==> flow/design.v (excerpt) <==
module mac_16bit(out_rounded,md,mr,clk,rst);
output reg [26:0] out_rounded;
input [15:0] md,mr;               
input clk,rst;
reg [15:0] MD,MR;
reg [39:0] acc;
wire [39:0] mult_out;
wire [17:0] PP0,PP1,PP2,PP3,PP4,PP5,PP6,PP7,PP8;
reg [31:0] PP0_reg,PP1_reg,PP2_reg,PP3_reg,PP4_reg,PP5_reg,PP6_reg,PP7_reg,PP8_reg;
wire [31:0] PP0_FULL,PP1_FULL,PP2_FULL,PP3_FULL,PP4_FULL,PP5_FULL,PP6_FULL,PP7_FULL,PP8_FULL;
wire [7:0] neg;
wire [31:0] sum0,carry0,sum1,carry1,sum2,carry2,sum3,carry3,sum4,carry4,sum5,carry5,sum6,carry6;
wire [39:0] new_acc;
reg [2:0] setup_count;
reg setup_completed;
reg [8:0] count;
generatePartialProducts PP(.PP0(PP0),.PP1(PP1),.PP2(PP2),.PP3(PP3),.PP4(PP4),.PP5(PP5),.PP6(PP6),.PP7(PP7),.PP8(PP8),.neg(neg),.MD(MD),.MR(MR));
genvar i;
assign PP0_FULL[16:0] = PP0;
for(i=31; i>16; i=i-1) begin
  assign PP0_FULL[i] = PP0_FULL[16];
end
assign PP1_FULL[18:2] = PP1;
for(i=31; i>18; i=i-1) begin
  assign PP1_FULL[i] = PP1_FULL[18];
end
assign PP1_FULL[1] = 1'b0;
assign PP1_FULL[0] = neg[0];
assign PP2_FULL[20:4] = PP2;
for(i=31; i>20; i=i-1) begin
  assign PP2_FULL[i] = PP2_FULL[20];
end
assign PP2_FULL[3] = 1'b0;
assign PP2_FULL[2] = neg[1];
for(i=0; i<2; i=i+1) begin
  assign PP2_FULL[i] = 1'b0;
end
assign PP3_FULL[22:6] = PP3;
for(i=31; i>22; i=i-1) begin
  assign PP3_FULL[i] = PP3_FULL[22];
end
assign PP3_FULL[5] = 1'b0;
assign PP3_FULL[4] = neg[2];
for(i=0; i<4; i=i+1) begin
  assign PP3_FULL[i] = 1'b0;
end
assign PP4_FULL[24:8] = PP4;
for(i=31; i>24; i=i-1) begin
  assign PP4_FULL[i] = PP4_FULL[24];
end
  ...
Size: ~2500 cells after synthesis, about 260 flip-flops, about 61 I/O pins, roughly 20000 um2 of cells after synthesis.
Settings: LEC_CHECK=0, ABC_AREA=1, CAP_MARGIN=20, CELL_PAD_IN_SITES_GLOBAL_PLACEMENT=2, CORE_ASPECT_RATIO=1.05, CORE_MARGIN=9, CORE_UTILIZATION=40, CTS_CLUSTER_SIZE=68, GPL_ROUTABILITY_DRIVEN=0, GPL_TIMING_DRIVEN=1, HOLD_SLACK_MARGIN=0.22, MAX_ROUTING_LAYER=met5, SETUP_SLACK_MARGIN=1.06, SLEW_MARGIN=5, TNS_END_PERCENT=75; clock period 9.72 ns.
run.sh (not shown) runs the stock make flow with config.mk's settings and CLKGATE_MAP_FILE=.
Change:
Settings changed: ABC_AREA 1 to not set, CELL_PAD_IN_SITES_GLOBAL_PLACEMENT 2 to not set, CORE_ASPECT_RATIO 1.05 to not set, CORE_MARGIN 9 to 2, CORE_UTILIZATION 40 to 66, CTS_CLUSTER_SIZE 68 to not set, GPL_ROUTABILITY_DRIVEN 0 to not set, GPL_TIMING_DRIVEN 1 to not set, HOLD_SLACK_MARGIN 0.22 to not set, MAX_ROUTING_LAYER met5 to not set, SETUP_SLACK_MARGIN 1.06 to not set, SLEW_MARGIN 5 to 20, TNS_END_PERCENT 75 to not set.
Clock period 9.72 ns to 3.45 ns, I/O delays scaled along.
Effect: The new run completed and failed the layout checks on setup timing; cell count shrinks by a few percent; hold slack is worse by 0.012 ns; synthesized cell count went down by a few percent; register-to-register slack gets worse by 6.1 ns; via count is higher by about a fifth.
Change:
Settings changed: CORE_UTILIZATION 66 to 69, CTS_CLUSTER_DIAMETER set to 202, CTS_CLUSTER_SIZE set to 20.
Clock period 3.45 ns to 5.58 ns, I/O delays scaled along.
Effect: The new run produced a layout that fails on setup timing. Wire length decreases by 4.4%. Design area decreases by 6.0%. Sequential cell count stays the same. Area after synthesis stays the same. Clock-buffer cell count decreases by 23. Register-to-register slack is better by 2.0 ns.
Change:
Settings changed: CORE_UTILIZATION 69 to 72, CTS_CLUSTER_DIAMETER 202 to not set, CTS_CLUSTER_SIZE 20 to 40, PLACE_DENSITY_LB_ADDON set to 0.0.
Clock period 5.58 ns to 3.73 ns, I/O delays scaled along.
Effect: The changed run completed, yet does not pass: setup timing. Utilization climbs by 7.9 points. Wire length climbs by about 20%.
Change:
Settings changed: CORE_UTILIZATION 72 to 65, CTS_CLUSTER_SIZE 40 to not set, PLACE_DENSITY_LB_ADDON 0.0 to not set.
Clock period 3.73 ns to 4.6 ns, I/O delays scaled along.
The new run completed, yet does not pass: setup timing.
Die size grows by roughly a tenth.
Wire length shrinks by about a fifth.
Sequential cell count is unchanged.
Core utilization shrinks by 9.3 points.
Worst hold slack loses 0.0036 ns.
Change:
Settings changed: ABC_AREA set to 1, CORE_UTILIZATION 65 to 72, CTS_CLUSTER_DIAMETER set to 202, CTS_CLUSTER_SIZE set to 20, PLACE_DENSITY_LB_ADDON set to 0.29.
Clock period 4.6 ns to 5.58 ns, I/O delays scaled along.
After rerunning: The changed run finished but failed the layout checks on setup timing; critical path depth is lower by 1; non-clock buffer count came out lower by 60; sequential cell count does not change.


mac_16bit again, from the RTL that the note above started with.
==> flow/config.mk <==
export PLATFORM = sky130hd
export DESIGN_NAME = mac_16bit
export DESIGN_NICKNAME = mac_16bit
export VERILOG_FILES = /design/flow/design.v
export SDC_FILE = /design/flow/constraint.sdc
export NUM_CORES = 4
export LEC_CHECK = 0
export ABC_AREA = 1
export CAP_MARGIN = 20
export CELL_PAD_IN_SITES_GLOBAL_PLACEMENT = 1
export CORE_ASPECT_RATIO = 1.05
export CORE_MARGIN = 2
export CORE_UTILIZATION = 40
export CTS_CLUSTER_SIZE = 26
export GPL_ROUTABILITY_DRIVEN = 0
export GPL_TIMING_DRIVEN = 0
export HOLD_SLACK_MARGIN = 0.22
export MAX_ROUTING_LAYER = met5
export SETUP_SLACK_MARGIN = 0.14
export SLEW_MARGIN = 5
export TNS_END_PERCENT = 75
==> flow/constraint.sdc <==
create_clock -name core_clock -period 9.72 [get_ports {clk}]
set_input_delay 1.9440 -clock core_clock [delete_from_list [all_inputs] [get_ports {clk}]]
set_output_delay 1.9440 -clock core_clock [all_outputs]
set_load 0.01 [all_outputs]
The starting point ran to the end with no violations.
Edit:
CELL_PAD_IN_SITES_GLOBAL_PLACEMENT = not set   (was 1)
CORE_ASPECT_RATIO = not set   (was 1.05)
CTS_CLUSTER_SIZE = not set   (was 26)
GPL_ROUTABILITY_DRIVEN = not set   (was 0)
GPL_TIMING_DRIVEN = not set   (was 0)
HOLD_SLACK_MARGIN = not set   (was 0.22)
MAX_ROUTING_LAYER = met4   (was met5)
SETUP_SLACK_MARGIN = not set   (was 0.14)
SLEW_MARGIN = 20   (was 5)
TNS_END_PERCENT = 85   (was 75)
Outcome: The new run went through all stages and came out clean; core utilization goes down by 0.98 points; synthesized area is unchanged; global-route usage goes down by 6.7 points; cell count goes down by 2.9%; fmax goes up by 5.7%; cell area goes down by 2.3%.


v32:
Starting RTL as in the previous note.
clock: 8.54 ns
lec_check: 0
abc_area: 1
cap_margin: 0
cell_pad_in_sites_detail_placement: 2
cell_pad_in_sites_global_placement: 1
core_aspect_ratio: 0.74
core_margin: 7
core_utilization: 51
cts_cluster_diameter: 84
cts_cluster_size: 19
gpl_routability_driven: 0
hold_slack_margin: 0.08
max_routing_layer: met4
min_routing_layer: met2
place_density_lb_addon: 0.01
slew_margin: 25
tns_end_percent: 5
v32: it failed with a tool error in detailed placement (3_5_place_dp), so there are no final results.
Here is what was changed in the inputs of v24 compared with v32.
# v32
export LEC_CHECK = 0
export ABC_AREA = 1
export CAP_MARGIN = 0
export CELL_PAD_IN_SITES_DETAIL_PLACEMENT = 2
export CELL_PAD_IN_SITES_GLOBAL_PLACEMENT = 1
export CORE_ASPECT_RATIO = 0.74
export CORE_MARGIN = 7
export CORE_UTILIZATION = 51
export CTS_CLUSTER_DIAMETER = 84
export CTS_CLUSTER_SIZE = 19
export GPL_ROUTABILITY_DRIVEN = 0
export HOLD_SLACK_MARGIN = 0.08
export MAX_ROUTING_LAYER = met4
export MIN_ROUTING_LAYER = met2
export PLACE_DENSITY_LB_ADDON = 0.01
export SLEW_MARGIN = 25
export TNS_END_PERCENT = 5
create_clock -name core_clock -period 8.54 [get_ports {clk}]
# v24
export LEC_CHECK = 0
export ABC_AREA = 0
export CAP_MARGIN = 20
export CELL_PAD_IN_SITES_DETAIL_PLACEMENT = 2
export CORE_ASPECT_RATIO = 1.19
export CORE_MARGIN = 2
export CORE_UTILIZATION = 32
export CTS_CLUSTER_SIZE = 57
export GPL_ROUTABILITY_DRIVEN = 0
export GPL_TIMING_DRIVEN = 0
export SLEW_MARGIN = 25
create_clock -name core_clock -period 10.1 [get_ports {clk}]
--- outcome ---
Summary of the comparison: yosys stat chip area is higher in v24, relative to v32.
Both conditions hold for v24: the flow ran to the end and the final layout passed the timing, DRC and antenna checks.
v32 → v24: floorplan core density shows a reduction of 19 points; die area increased 21000 sq um.
## Diff of input files: v28 against v24
# v24
export LEC_CHECK = 0
export ABC_AREA = 0
export CAP_MARGIN = 20
export CELL_PAD_IN_SITES_DETAIL_PLACEMENT = 2
export CORE_ASPECT_RATIO = 1.19
export CORE_MARGIN = 2
export CORE_UTILIZATION = 32
export CTS_CLUSTER_SIZE = 57
export GPL_ROUTABILITY_DRIVEN = 0
export GPL_TIMING_DRIVEN = 0
export SLEW_MARGIN = 25
create_clock -name core_clock -period 10.1 [get_ports {clk}]
# v28
export LEC_CHECK = 0
export ABC_AREA = 0
export CAP_MARGIN = 25
export CELL_PAD_IN_SITES_DETAIL_PLACEMENT = 2
export CORE_ASPECT_RATIO = 1.19
export CORE_MARGIN = 2
export CORE_UTILIZATION = 32
export CTS_CLUSTER_SIZE = 12
export GPL_ROUTABILITY_DRIVEN = 0
export GPL_TIMING_DRIVEN = 0
export HOLD_SLACK_MARGIN = 0.09
export MIN_ROUTING_LAYER = met2
export SLEW_MARGIN = 25
create_clock -name core_clock -period 8.42 [get_ports {clk}]
### Flow results
v28 is listed as incomplete: the tool reported an error in global routing (5_1_grt) and the run ended there. | share of the yosys chip area belonging to registers | v24 vs v28 | ≈ equal |. v24 and v28 ended up with nearly the same placed cell area. Comparing v28 against v24, there is no change at all in CTS sink count. [compare] base=v24 new=v28: die size was more or less identical; cell count after synthesis was more or less identical. Diff v28..v24 | and-or/or-and share of the synthesized area | unchanged. Diff v24..v28 | simple-gate portion of the synthesized area | unchanged. Between v24 and v28, the number of setup buffers added after CTS is higher for v28. Going from v24 to v28, pre-CTS setup slack shrinks by 1.68 ns. v24 -> v28: synthesized chip area reported by yosys delta 0, exact match. Number of instances resized during post-cts repair: v28 higher than v24.


mac_16bit again, from the RTL that the note above started with.
==> flow/design.v (excerpt) <==
module mac_16bit(out_rounded,md,mr,clk,rst);
output reg [26:0] out_rounded;
input [15:0] md,mr;               
input clk,rst;
reg [15:0] MD,MR;
reg [39:0] acc;
wire [39:0] mult_out;
wire [17:0] PP0,PP1,PP2,PP3,PP4,PP5,PP6,PP7,PP8;
reg [31:0] PP0_reg,PP1_reg,PP2_reg,PP3_reg,PP4_reg,PP5_reg,PP6_reg,PP7_reg,PP8_reg;
wire [31:0] PP0_FULL,PP1_FULL,PP2_FULL,PP3_FULL,PP4_FULL,PP5_FULL,PP6_FULL,PP7_FULL,PP8_FULL;
wire [7:0] neg;
wire [31:0] sum0,carry0,sum1,carry1,sum2,carry2,sum3,carry3,sum4,carry4,sum5,carry5,sum6,carry6;
wire [39:0] new_acc;
reg [2:0] setup_count;
reg setup_completed;
reg [8:0] count;
generatePartialProducts PP(.PP0(PP0),.PP1(PP1),.PP2(PP2),.PP3(PP3),.PP4(PP4),.PP5(PP5),.PP6(PP6),.PP7(PP7),.PP8(PP8),.neg(neg),.MD(MD),.MR(MR));
genvar i;
assign PP0_FULL[16:0] = PP0;
for(i=31; i>16; i=i-1) begin
  assign PP0_FULL[i] = PP0_FULL[16];
end
assign PP1_FULL[18:2] = PP1;
for(i=31; i>18; i=i-1) begin
  assign PP1_FULL[i] = PP1_FULL[18];
end
assign PP1_FULL[1] = 1'b0;
assign PP1_FULL[0] = neg[0];
assign PP2_FULL[20:4] = PP2;
for(i=31; i>20; i=i-1) begin
  assign PP2_FULL[i] = PP2_FULL[20];
end
assign PP2_FULL[3] = 1'b0;
assign PP2_FULL[2] = neg[1];
for(i=0; i<2; i=i+1) begin
  assign PP2_FULL[i] = 1'b0;
end
assign PP3_FULL[22:6] = PP3;
for(i=31; i>22; i=i-1) begin
  assign PP3_FULL[i] = PP3_FULL[22];
end
assign PP3_FULL[5] = 1'b0;
assign PP3_FULL[4] = neg[2];
for(i=0; i<4; i=i+1) begin
  ...
Settings: LEC_CHECK=0, ABC_AREA=1, CAP_MARGIN=20, CELL_PAD_IN_SITES_GLOBAL_PLACEMENT=0, CORE_ASPECT_RATIO=0.93, CORE_MARGIN=2, CORE_UTILIZATION=72, CTS_CLUSTER_DIAMETER=215, GPL_ROUTABILITY_DRIVEN=0, MIN_ROUTING_LAYER=met1, PLACE_DENSITY_LB_ADDON=0.03, SLEW_MARGIN=20, TNS_END_PERCENT=70; clock period 5.17 ns.
The baseline completed and failed the layout checks on negative setup slack.
==> next run, changes <==
Settings changed: ABC_AREA 1 to not set, CELL_PAD_IN_SITES_GLOBAL_PLACEMENT 0 to not set, CORE_ASPECT_RATIO 0.93 to not set, CTS_CLUSTER_DIAMETER 215 to not set, GPL_ROUTABILITY_DRIVEN 0 to not set, MIN_ROUTING_LAYER met1 to not set, PLACE_DENSITY_LB_ADDON 0.03 to 0.0, TNS_END_PERCENT 70 to not set.
Clock period 5.17 ns to 6.4 ns, I/O delays scaled along.
- The new run completed, yet does not pass: negative setup slack
- first-iteration DRC count went down by 13%
- sequential share of layout area went up by 1.1 points
- via count went down by about 5.6%
- wire length went down by about 16%
==> next run, changes <==
Settings changed: CTS_CLUSTER_SIZE set to 77, SETUP_SLACK_MARGIN set to 1.8.
Effect:
- The changed run ran to the end with violations: negative setup slack
- synthesized area stays the same
- die size stays the same
- utilization grows by 1.9 points
- final area rose by a few percent
- critical path depth is lower by 2


build 33:
Starting RTL as in the previous note.
clock: 5.17 ns
lec_check: 0
abc_area: 1
cap_margin: 20
cell_pad_in_sites_global_placement: 1
core_aspect_ratio: 0.74
core_margin: 2
core_utilization: 58
cts_cluster_size: 79
gpl_routability_driven: 0
min_routing_layer: met1
place_density_lb_addon: 0.01
setup_slack_margin: 1.03
slew_margin: 20
tns_end_percent: 70
The layout from build 33, despite a flow that completed every stage, fails the layout checks, with the failing checks listed as negative setup slack.
The inputs of build 4 differ from those of build 33 as listed below.
==> flow/config.mk <==
export PLATFORM = sky130hd
export DESIGN_NAME = mac_16bit
export DESIGN_NICKNAME = mac_16bit
export VERILOG_FILES = /design/flow/design.v
export SDC_FILE = /design/flow/constraint.sdc
export NUM_CORES = 4
export LEC_CHECK = 0
export CAP_MARGIN = 20
export CORE_MARGIN = 2
export CORE_UTILIZATION = 18
export SLEW_MARGIN = 20
==> flow/constraint.sdc <==
create_clock -name core_clock -period 6.71 [get_ports {clk}]
set_input_delay 1.3420 -clock core_clock [delete_from_list [all_inputs] [get_ports {clk}]]
set_output_delay 1.3420 -clock core_clock [all_outputs]
set_load 0.01 [all_outputs]
--- outcome ---
Although it ran to completion, build 4 produced a layout that fails the final checks because of negative setup slack.
Setup slack: build 4 better than build 33
The lower cell count after placement came out of build 33.
In build 4, non-clock buffer count is lower than in build 33.
Build 4 ends up with a post-placement worst setup slack that is 0.18 ns higher than in build 33.
Measured against build 4, the routed length on met3 of build 33 comes out at 1.3 times the reference value.
Async set-or-reset flop fraction in the synthesized netlist essentially unchanged between build 4 and build 33.
Relative to build 33, the vias per cell of build 4 is lower by about 20%.
Synthesis-to-layout area growth for build 4 is lower than for build 33.
Re number of clock-tree buffers in the layout: build 33 and build 4 aren't equal, and the higher value belongs to build 4.
> inputs changed (build 4 -> build 69)
--- a/flow/config.mk
+++ b/flow/config.mk
@@ -10 +10 @@
-export CORE_UTILIZATION = 18
+export CORE_UTILIZATION = 40
==> flow/constraint.sdc <==
create_clock -name core_clock -period 6.9 [get_ports {clk}]
set_input_delay 1.3800 -clock core_clock [delete_from_list [all_inputs] [get_ports {clk}]]
set_output_delay 1.3800 -clock core_clock [all_outputs]
set_load 0.01 [all_outputs]
==> comparison <==
Among build 4 and build 69, a clean, completed layout was produced by build 69 alone. Ran to the end and failed final checks on negative setup slack: build 4. Relative to build 4, count of instances resized after the clock tree is built has gone down in build 69. Cell area delta (build 69 − build 4): favourable. Build 69 vs build 4, instance count: build 69 lower. Between build 4 and build 69, the slack of the critical path is lower for build 4. The largest fanout on the critical path in build 69 sits 1 below the value recorded for build 4. The endpoint required time on the critical path reported for build 69 is greater than that of build 4 by 0.21 ns. [compare] base=build 4 new=build 69: clock-buffer cell count saw a decrease; initial core utilization saw an increase; time the worst path needs with I/O delays and setup saw a decrease. Build 69 vs build 4, critical path endpoint: acc[37]$_SDFFE_PP0P_ vs acc[36]$_SDFFE_PP0P_. | routed wire length | build 69 vs build 4 | better |.
Modified inputs, build 86 compared to build 69
--- a/flow/config.mk
+++ b/flow/config.mk
@@ -7,0 +8 @@
+export ABC_AREA = 1
@@ -11 +12 @@
-export SLEW_MARGIN = 20
+export SLEW_MARGIN = 30
## What came out
From build 69 to build 86 the numbers moved as follows: post-layout minimum cycle time went down by 0.19 ns; hold slack went up by 0.017 ns; number of cell instances on the worst register-to-register path went up by 3.6%; global-route usage went down by 0.39 points; number of cells produced by synthesis went up by 2.2%. Wire length of the first global-routing pass down 6.0 mm in build 86 wrt build 69. Higher met3 layer wire length in the routed design was reported by build 69, not build 86. Worst setup path endpoint = acc[37]$_SDFFE_PP0P_: build 69; worst setup path endpoint = acc[39]$_SDFFE_PP0P_: build 86.
Input changes introduced in build 23 (baseline for comparison: build 86):
--- a/flow/config.mk
+++ b/flow/config.mk
@@ -8 +7,0 @@
-export ABC_AREA = 1
@@ -12 +11 @@
-export SLEW_MARGIN = 30
+export SLEW_MARGIN = 20
==> flow/constraint.sdc <==
create_clock -name core_clock -period 6.71 [get_ports {clk}]
set_input_delay 1.3420 -clock core_clock [delete_from_list [all_inputs] [get_ports {clk}]]
set_output_delay 1.3420 -clock core_clock [all_outputs]
set_load 0.01 [all_outputs]
### Flow results
Completing all stages was not enough for build 23: its layout failed the final checks because of negative setup slack.
Comparing build 23 and build 86, the lower synthesized cell count is on build 23.
Going from build 86 to build 23, area occupied by registers level; tally of clock buffers in the finished layout went down 2.3%; maximum cell stage delay along the critical path roughly the same; final cell area excluding filler cells +about 5%; global-route total usage across every layer +0.21 points.
Max-slew violation count came out exactly the same in build 23 and build 86.
Summary — time the final worst path needs with I/O delays and setup, build 23 relative to build 86: higher, by 0.28 ns.
Worst setup slack, build 23 and build 86: higher on build 86
Between build 86 and build 23, the flow reports synthesis area per yosys increasing by a few percent.
